// aoc_day2
module aoc_day2 (
    input         clock,
    input         reset,
    input  [63:0] data_value,
    input         data_valid,
    output        data_ready,
    output        result_valid,
    output [63:0] result_value
);
    wire [1:0] debug_unused;
    aoc aoc (
        .clock        (clock),
        .reset        (reset),
        .puzzle       (5'b00100),
        .data_value   (data_value),
        .data_valid   (data_valid),
        .data_ready   (data_ready),
        .result_valid (result_valid),
        .result_value (result_value),
        .debug        (debug_unused)
    );
endmodule
Size: roughly 3,100 cells after synthesis, about 130 I/O pins, roughly 0.024 sq mm of cells after synthesis.
clock: 3.27 ns
lec_check: 0
cap_margin: 15
core_margin: 2
core_utilization: 72
cts_cluster_diameter: 50
cts_cluster_size: 30
min_routing_layer: met1
place_density: 0.66
setup_slack_margin: 0.81
slew_margin: 30
tns_end_percent: 95
run.sh (not shown) runs the stock make flow with config.mk's settings and CLKGATE_MAP_FILE=.
The starting point did not get past global routing (5_1_grt), error GRT-0232.
Edit:
CAP_MARGIN = 20   (was 15)
CORE_UTILIZATION = 28   (was 72)
CTS_CLUSTER_DIAMETER = unset   (was 50)
PLACE_DENSITY = 0.37   (was 0.66)
SETUP_SLACK_MARGIN = unset   (was 0.81)
clock period = 2.75 ns   (was 3.27 ns; I/O delays follow)
The new run finished but fails on setup timing.
Die area climbs to 2.5 times its value.
Synthesized cell count stays the same.
Area after synthesis is unchanged.
Edit:
CORE_UTILIZATION = 40   (was 28)
CTS_CLUSTER_SIZE = unset   (was 30)
MIN_ROUTING_LAYER = unset   (was met1)
PLACE_DENSITY = unset   (was 0.37)
SLEW_MARGIN = 20   (was 30)
TNS_END_PERCENT = unset   (was 95)
clock period = 5.0 ns   (was 2.75 ns; I/O delays follow)
Effect: The changed run passed the timing, design-rule and antenna checks; design area went down by 24%; clock power falls by 48%; clock-buffer cell count fell by 27; die size goes down by 30%.

aoc_day2 again, from the RTL that the note above started with.
make LEC_CHECK=0 CAP_MARGIN=20 CORE_MARGIN=2 CORE_UTILIZATION=72 CTS_CLUSTER_SIZE=41 PLACE_DENSITY=0.65 SETUP_SLACK_MARGIN=0.43 SLEW_MARGIN=20 finish   # period 3.22 ns
The starting point ended with an error in global routing (5_1_grt).
Next try:
CORE_UTILIZATION = 66   (was 72)
CTS_CLUSTER_SIZE = unset   (was 41)
MAX_ROUTING_LAYER = met4   (was unset)
PLACE_DENSITY = unset   (was 0.65)
SETUP_SLACK_MARGIN = unset   (was 0.43)
clock period = 3.18 ns   (was 3.22 ns; I/O delays follow)
This time the run ran to the end with no violations. Area after synthesis stays the same. Die size climbs by 8.9%. Synthesized cell count is unchanged.
Next try:
CORE_UTILIZATION = 64   (was 66)
MAX_ROUTING_LAYER = unset   (was met4)
clock period = 5.62 ns   (was 3.18 ns; I/O delays follow)
Routed wire length is lower by a few percent. Synthesized area stays the same. Clock skew fell by 0.0053 ns. Worst setup slack gains 1.3 ns. Maximum frequency goes down by a quarter to a third.
Next try:
ABC_AREA = 1   (was unset)
CORE_UTILIZATION = 40   (was 64)
CTS_CLUSTER_DIAMETER = 66   (was unset)
PLACE_DENSITY_LB_ADDON = 0.09   (was unset)
clock period = 5.0 ns   (was 5.62 ns; I/O delays follow)
Result: Die size is higher by well over a third. Global-route usage is lower by 5.8 points. Wire length is higher by well over a third. Non-clock buffer count is higher by 7. Clock-buffer cell count is higher by 8. Cell area is higher by about a fifth. Power is higher by well over a third. Via count is higher by a quarter to a third. Flip-flop count does not change. Clock skew is higher by 0.018 ns.
Next try:
ABC_AREA = unset   (was 1)
CTS_CLUSTER_DIAMETER = unset   (was 66)
PLACE_DENSITY_LB_ADDON = unset   (was 0.09)
clock period = 3.93 ns   (was 5.0 ns; I/O delays follow)
=>
- The changed run finished clean
- routed wire length shrinks by a quarter to a third
- global-route usage came out lower by 4.9 points
- register-to-register slack loses 1.2 ns
- via count shrinks by about a fifth
- setup slack gets worse by 1.2 ns

aoc_day2 again, from the RTL that the note above started with.
Settings: LEC_CHECK=0, CAP_MARGIN=40, CORE_MARGIN=2, CORE_UTILIZATION=72, CTS_CLUSTER_DIAMETER=336, CTS_CLUSTER_SIZE=20, SETUP_SLACK_MARGIN=-0.24, SLEW_MARGIN=20; clock period 2.65 ns.
The starting point failed in global routing (5_1_grt).
Then changed:
--- a/flow/config.mk
+++ b/flow/config.mk
@@ -7,8 +7,8 @@
 export LEC_CHECK = 0
-export CAP_MARGIN = 40
+export ABC_AREA = 1
+export CAP_MARGIN = 20
+export CORE_ASPECT_RATIO = 1.4
 export CORE_MARGIN = 2
 export CORE_UTILIZATION = 72
-export CTS_CLUSTER_DIAMETER = 336
-export CTS_CLUSTER_SIZE = 20
-export SETUP_SLACK_MARGIN = -0.24
+export CTS_CLUSTER_SIZE = 10
 export SLEW_MARGIN = 20
==> flow/constraint.sdc (replaced) <==
create_clock -name core_clock -period 1.14 [get_ports {clock}]
set_input_delay 0.2280 -clock core_clock [delete_from_list [all_inputs] [get_ports {clock}]]
set_output_delay 0.2280 -clock core_clock [all_outputs]
set_load 0.01 [all_outputs]
Now the flow failed in clock tree synthesis (4_1_cts) (DPL-0038).
Synthesized cell count rose by 41%.
Die area rose by 14%.
Synthesized area rose by about 14%.
Then changed:
--- a/flow/config.mk
+++ b/flow/config.mk
@@ -7,8 +7,6 @@
 export LEC_CHECK = 0
-export ABC_AREA = 1
 export CAP_MARGIN = 20
-export CORE_ASPECT_RATIO = 1.4
 export CORE_MARGIN = 2
-export CORE_UTILIZATION = 72
-export CTS_CLUSTER_SIZE = 10
+export CORE_UTILIZATION = 68
+export CTS_CLUSTER_SIZE = 41
 export SLEW_MARGIN = 20
==> flow/constraint.sdc (replaced) <==
create_clock -name core_clock -period 3.22 [get_ports {clock}]
set_input_delay 0.6440 -clock core_clock [delete_from_list [all_inputs] [get_ports {clock}]]
set_output_delay 0.6440 -clock core_clock [all_outputs]
set_load 0.01 [all_outputs]
This time the run completed without violations.
Die area went down by 6.9%.
Synthesized area went down by 12%.
Synthesized cell count went down by 29%.
Then changed:
--- a/flow/config.mk
+++ b/flow/config.mk
@@ -9,4 +9,6 @@
 export CORE_MARGIN = 2
-export CORE_UTILIZATION = 68
+export CORE_UTILIZATION = 72
 export CTS_CLUSTER_SIZE = 41
+export PLACE_DENSITY = 0.92
+export SETUP_SLACK_MARGIN = 0.32
 export SLEW_MARGIN = 20
Effect: Now the flow died in global routing (5_1_grt) (GRT-0232); die size is lower by 5.4%; area after synthesis is unchanged; synthesized cell count is unchanged.
Then changed:
--- a/flow/config.mk
+++ b/flow/config.mk
@@ -9,6 +9,3 @@
 export CORE_MARGIN = 2
-export CORE_UTILIZATION = 72
-export CTS_CLUSTER_SIZE = 41
-export PLACE_DENSITY = 0.92
-export SETUP_SLACK_MARGIN = 0.32
+export CORE_UTILIZATION = 63
 export SLEW_MARGIN = 20
==> flow/constraint.sdc (replaced) <==
create_clock -name core_clock -period 5.62 [get_ports {clock}]
set_input_delay 1.1240 -clock core_clock [delete_from_list [all_inputs] [get_ports {clock}]]
set_output_delay 1.1240 -clock core_clock [all_outputs]
set_load 0.01 [all_outputs]
Result:
- With this change the flow completed without violations
- area after synthesis is unchanged
- die size climbs by 14%
- synthesized cell count is unchanged
Power figures rest on the tool's default switching activity, not on a simulated workload.
